Setup of P:
==> flow/design.v <==
module yuv_to_rgb (
input            clk             ,  
input            rst_n           ,  
input            start_conversion,  
input      [7:0] y               , 
input      [7:0] u               ,
input      [7:0] v               ,
output reg [7:0] r               , 
output reg [7:0] g               , 
output reg [7:0] b               ,
output reg       pixel_ready        
);
parameter signed [15:0] C_1_402 = 16'h059C;   
parameter signed [15:0] C_0_344 = 16'h0160;   
parameter signed [15:0] C_0_714 = 16'h02DB;   
parameter signed [15:0] C_1_772 = 16'h0716;   
wire signed [15:0] y_s;
wire signed [15:0] u_s;
wire signed [15:0] v_s;
wire signed [31:0] r_temp;
wire signed [31:0] g_temp;
wire signed [31:0] b_temp;
assign y_s = y;
assign u_s = u - 128;   
assign v_s = v - 128;   
assign r_temp = y_s + ((v_s * C_1_402) >>> 10);
assign g_temp = y_s - ((u_s * C_0_344) >>> 10) - ((v_s * C_0_714) >>> 10);
assign b_temp = y_s + ((u_s * C_1_772) >>> 10);
always @(posedge clk or negedge rst_n)	
	if (~rst_n)	            r <= 8'h00; else
	if (start_conversion) begin	
		if (r_temp < 0)	    r <= 8'h00; else
		if (r_temp > 255) 	r <= 8'hFF; else
											    r <= r_temp[7:0];
	end
always @(posedge clk or negedge rst_n)	
	if (~rst_n)	            g <= 8'h00; else
	if (start_conversion) begin	
		if (g_temp < 0)	    g <= 8'h00; else
		if (g_temp > 255) 	g <= 8'hFF; else
											    g <= g_temp[7:0];
	end
always @(posedge clk or negedge rst_n)	
	if (~rst_n)	            b <= 8'h00; else
	if (start_conversion) begin	
		if (b_temp < 0)	    b <= 8'h00; else
		if (b_temp > 255) 	b <= 8'hFF; else
											    b <= b_temp[7:0];
	end
always @(posedge clk or negedge rst_n)
	if (~rst_n)     	        pixel_ready <= 1'b0; else
	if (pixel_ready)          pixel_ready <= 1'b0; else
	if (start_conversion)	    pixel_ready <= 1'b1;
endmodule
module yuv422_to_rgb (
input             pclk               ,  
input             presetn            ,  
input      [31:0] paddr              ,  
input      [31:0] pwdata             ,  
output reg [31:0] prdata             ,  
input         	  pwrite             ,  
input         	  psel               ,  
input         	  penable            , 
output            pslverr            ,  
output            pready             ,  
output reg        irq                ,  
output reg [95:0] rgb_out               
);
localparam IDLE    = 3'd0;
localparam LOAD    = 3'd1;
localparam CONVERT = 3'd2;
reg  [7:0] yuv_mem [0:7];     
reg  [7:0] y0;                
reg  [7:0] u0;                
reg  [7:0] y1;                
reg  [7:0] v0;                
reg  [7:0] y2;                
reg  [7:0] u1;                
reg  [7:0] y3;                
reg  [7:0] v1;                
wire [7:0] r0;                
wire [7:0] g0;                
wire [7:0] b0;                
wire [7:0] r1;                
wire [7:0] g1;                
wire [7:0] b1;                
wire [7:0] r2;                
wire [7:0] g2;                
wire [7:0] b2;                
wire [7:0] r3;                
wire [7:0] g3;                
wire [7:0] b3;                
reg        cnt_writes;        
reg  [2:0] state;             
reg        start_conversion;  
wire [3:0] result_ready;      
yuv_to_rgb conv0 (.clk(pclk), .rst_n(presetn), .start_conversion(start_conversion), .y(y0), .u(u0), .v(v0), .r(r0), .g(g0), .b(b0), .pixel_ready(result_ready[0]));
yuv_to_rgb conv1 (.clk(pclk), .rst_n(presetn), .start_conversion(start_conversion), .y(y1), .u(u0), .v(v0), .r(r1), .g(g1), .b(b1), .pixel_ready(result_ready[1]));
yuv_to_rgb conv2 (.clk(pclk), .rst_n(presetn), .start_conversion(start_conversion), .y(y2), .u(u1), .v(v1), .r(r2), .g(g2), .b(b2), .pixel_ready(result_ready[2]));
yuv_to_rgb conv3 (.clk(pclk), .rst_n(presetn), .start_conversion(start_conversion), .y(y3), .u(u1), .v(v1), .r(r3), .g(g3), .b(b3), .pixel_ready(result_ready[3]));
assign pready  = 1'b1;
assign pslverr = 1'b0;
always @(posedge pclk or negedge presetn)
	if (~presetn)	prdata <= 32'd0; else
	if (psel & ~penable & ~pwrite)	
		case(paddr[7:0])
			8'h20: prdata <= (state == IDLE) ? {32'hFFFFFFFF} : {32'd0};
			8'h30: prdata <= {rgb_out[95:72], 8'd0};   
			8'h34: prdata <= {rgb_out[71:48], 8'd0};   
			8'h38: prdata <= {rgb_out[47:24], 8'd0};   
			8'h3c: prdata <= {rgb_out[23:0], 8'd0};   
		endcase           
always @(posedge pclk or negedge presetn)
	if (~presetn)	                        cnt_writes <= 'd0; else
	if (psel & penable & pready & pwrite)	cnt_writes <= cnt_writes + 'd1;
always @(posedge pclk or negedge presetn)
	if (~presetn)	                                     start_conversion <= 1'b0; else
	if (start_conversion)                              start_conversion <= 1'b0; else
	if (psel & penable & pready & pwrite & cnt_writes) start_conversion <= 1'b1;
always @(posedge pclk or negedge presetn)
	if (~presetn)      	irq <= 1'b0; else
	if (irq)					  irq <= 1'b0; else
	if (&result_ready)	irq <= 1'b1;
always @(posedge pclk or negedge presetn)
	if (~presetn)	                                                  state <= IDLE; else
	case(state)
		IDLE    : if (psel & ~penable & pwrite)                       state <= LOAD;     
		LOAD    : if (psel & penable & pready & pwrite & cnt_writes)  state <= CONVERT;  
		CONVERT : if (&result_ready)                                  state <= IDLE;     
	endcase
always @(posedge pclk or negedge presetn)
	if (~presetn) begin	yuv_mem[0] <= 8'd0;
	                    yuv_mem[1] <= 8'd0;
	                    yuv_mem[2] <= 8'd0;
	                    yuv_mem[3] <= 8'd0;
	                    yuv_mem[4] <= 8'd0;
	                    yuv_mem[5] <= 8'd0;
	                    yuv_mem[6] <= 8'd0;
	                    yuv_mem[7] <= 8'd0; end else
	if (psel & pwrite & ~penable) 
		case (paddr[7:0])                               
      8'h10: begin yuv_mem[0] <= pwdata[7:0];           
									 yuv_mem[1] <= pwdata[15:8];          
									 yuv_mem[2] <= pwdata[23:16];         
									 yuv_mem[3] <= pwdata[31:24]; end     
      8'h14: begin yuv_mem[4] <= pwdata[7:0];           
                   yuv_mem[5] <= pwdata[15:8];          
                   yuv_mem[6] <= pwdata[23:16];         
                   yuv_mem[7] <= pwdata[31:24]; end     
    endcase
always @(posedge pclk or negedge presetn)
	if (~presetn)	            rgb_out <= 96'd0; else
	if (&result_ready)	      rgb_out <= {r0, g0, b0, r1, g1, b1, r2, g2, b2, r3, g3, b3};  
always @(posedge pclk or negedge presetn)
	if (~presetn)	                    y0 <= 'd0; else
	if ((state == LOAD) & cnt_writes) y0 <= yuv_mem[0];
always @(posedge pclk or negedge presetn)
	if (~presetn)	                    u0 <= 'd0; else
	if ((state == LOAD) & cnt_writes) u0 <= yuv_mem[1];
always @(posedge pclk or negedge presetn)
	if (~presetn)	                    y1 <= 'd0; else
	if ((state == LOAD) & cnt_writes) y1 <= yuv_mem[2];
always @(posedge pclk or negedge presetn)
	if (~presetn)	                    v0 <= 'd0; else
	if ((state == LOAD) & cnt_writes) v0 <= yuv_mem[3];
always @(posedge pclk or negedge presetn)
	if (~presetn)	                    y2 <= 'd0; else
	if ((state == LOAD) & cnt_writes) y2 <= yuv_mem[4];
always @(posedge pclk or negedge presetn)
	if (~presetn)	                    u1 <= 'd0; else
	if ((state == LOAD) & cnt_writes) u1 <= yuv_mem[5];
always @(posedge pclk or negedge presetn)
	if (~presetn)	                    y3 <= 'd0; else
	if ((state == LOAD) & cnt_writes) y3 <= yuv_mem[6];
always @(posedge pclk or negedge presetn)
	if (~presetn)	                    v1 <= 'd0; else
	if ((state == LOAD) & cnt_writes) v1 <= yuv_mem[7];
endmodule
make LEC_CHECK=0 ABC_AREA=1 CAP_MARGIN=20 CELL_PAD_IN_SITES_DETAIL_PLACEMENT=0 CORE_MARGIN=2 CORE_UTILIZATION=72 CTS_CLUSTER_SIZE=72 GPL_ROUTABILITY_DRIVEN=0 HOLD_SLACK_MARGIN=0.08 MIN_ROUTING_LAYER=met1 PLACE_DENSITY=0.4 SLEW_MARGIN=20 TNS_END_PERCENT=45 finish   # period 5.84 ns
run.sh (not shown) runs the stock make flow with config.mk's settings and CLKGATE_MAP_FILE=.
| P | all stages done | FAIL | setup timing |
Input-level comparison between Q and P:
==> flow/config.mk <==
export PLATFORM = sky130hd
export DESIGN_NAME = yuv422_to_rgb
export DESIGN_NICKNAME = yuv422_to_rgb
export VERILOG_FILES = /design/flow/design.v
export SDC_FILE = /design/flow/constraint.sdc
export NUM_CORES = 4
export LEC_CHECK = 0
export CAP_MARGIN = 20
export CORE_MARGIN = 2
export CORE_UTILIZATION = 57
export SLEW_MARGIN = 20
==> flow/constraint.sdc <==
create_clock -name core_clock -period 4.53 [get_ports {pclk}]
set_input_delay 0.9060 -clock core_clock [delete_from_list [all_inputs] [get_ports {pclk}]]
set_output_delay 0.9060 -clock core_clock [all_outputs]
set_load 0.01 [all_outputs]
[summary]
In P the implementation completed, yet the final layout does not meet the checks, the culprit being setup timing.
From the logs: Q reached the end of the flow and failed the layout checks with setup timing.
In Q the global-route total usage across every layer turned out 8.4 points lower than in P.
Between Q and P, it is Q whose yosys cell count is lower, by 27%.
Going from P to Q, area of the mapped netlist shrank by a few percent.
Edits applied to the flow inputs when going from Q to R:
diff --git a/flow/config.mk b/flow/config.mk
--- a/flow/config.mk
+++ b/flow/config.mk
@@ -8,4 +8,4 @@
 export CAP_MARGIN = 20
 export CORE_MARGIN = 2
-export CORE_UTILIZATION = 57
+export CORE_UTILIZATION = 19
 export SLEW_MARGIN = 20
==> flow/constraint.sdc <==
create_clock -name core_clock -period 8.15 [get_ports {pclk}]
set_input_delay 1.6300 -clock core_clock [delete_from_list [all_inputs] [get_ports {pclk}]]
set_output_delay 1.6300 -clock core_clock [all_outputs]
set_load 0.01 [all_outputs]
The final layout from R, which completed every stage, passed the timing, design-rule and antenna checks at the end of the flow. Relative slew slack delta for R relative to Q: 8.1 points higher. Die size: R exceeds Q. Compared with Q, in R total cell area reported by yosys after synthesis roughly the same, time the worst path needs with I/O delays and setup grew by 770 ps.
#### Input delta (S over R)
diff --git a/flow/config.mk b/flow/config.mk
--- a/flow/config.mk
+++ b/flow/config.mk
@@ -8,4 +8,4 @@
 export CAP_MARGIN = 20
 export CORE_MARGIN = 2
-export CORE_UTILIZATION = 19
+export CORE_UTILIZATION = 61
 export SLEW_MARGIN = 20
==> flow/constraint.sdc <==
create_clock -name core_clock -period 6.13 [get_ports {pclk}]
set_input_delay 1.2260 -clock core_clock [delete_from_list [all_inputs] [get_ports {pclk}]]
set_output_delay 1.2260 -clock core_clock [all_outputs]
set_load 0.01 [all_outputs]
Findings:
FAIL: S; every other run in S and R is clean
Going from R to S, maximum number of pins on one net before global-route repair grows by about 0.8%.
Diff R -> S | pre-CTS worst setup slack | decrease of 1250 ps
Higher die extent in y goes to R over S.
S against R: wire length of the first global-routing pass saw little to no change; tally of filler cells in the layout went down by 13,479; storage element area held steady; count of buffers not belonging to the clock network in the layout increased 335; placed cell count lower.
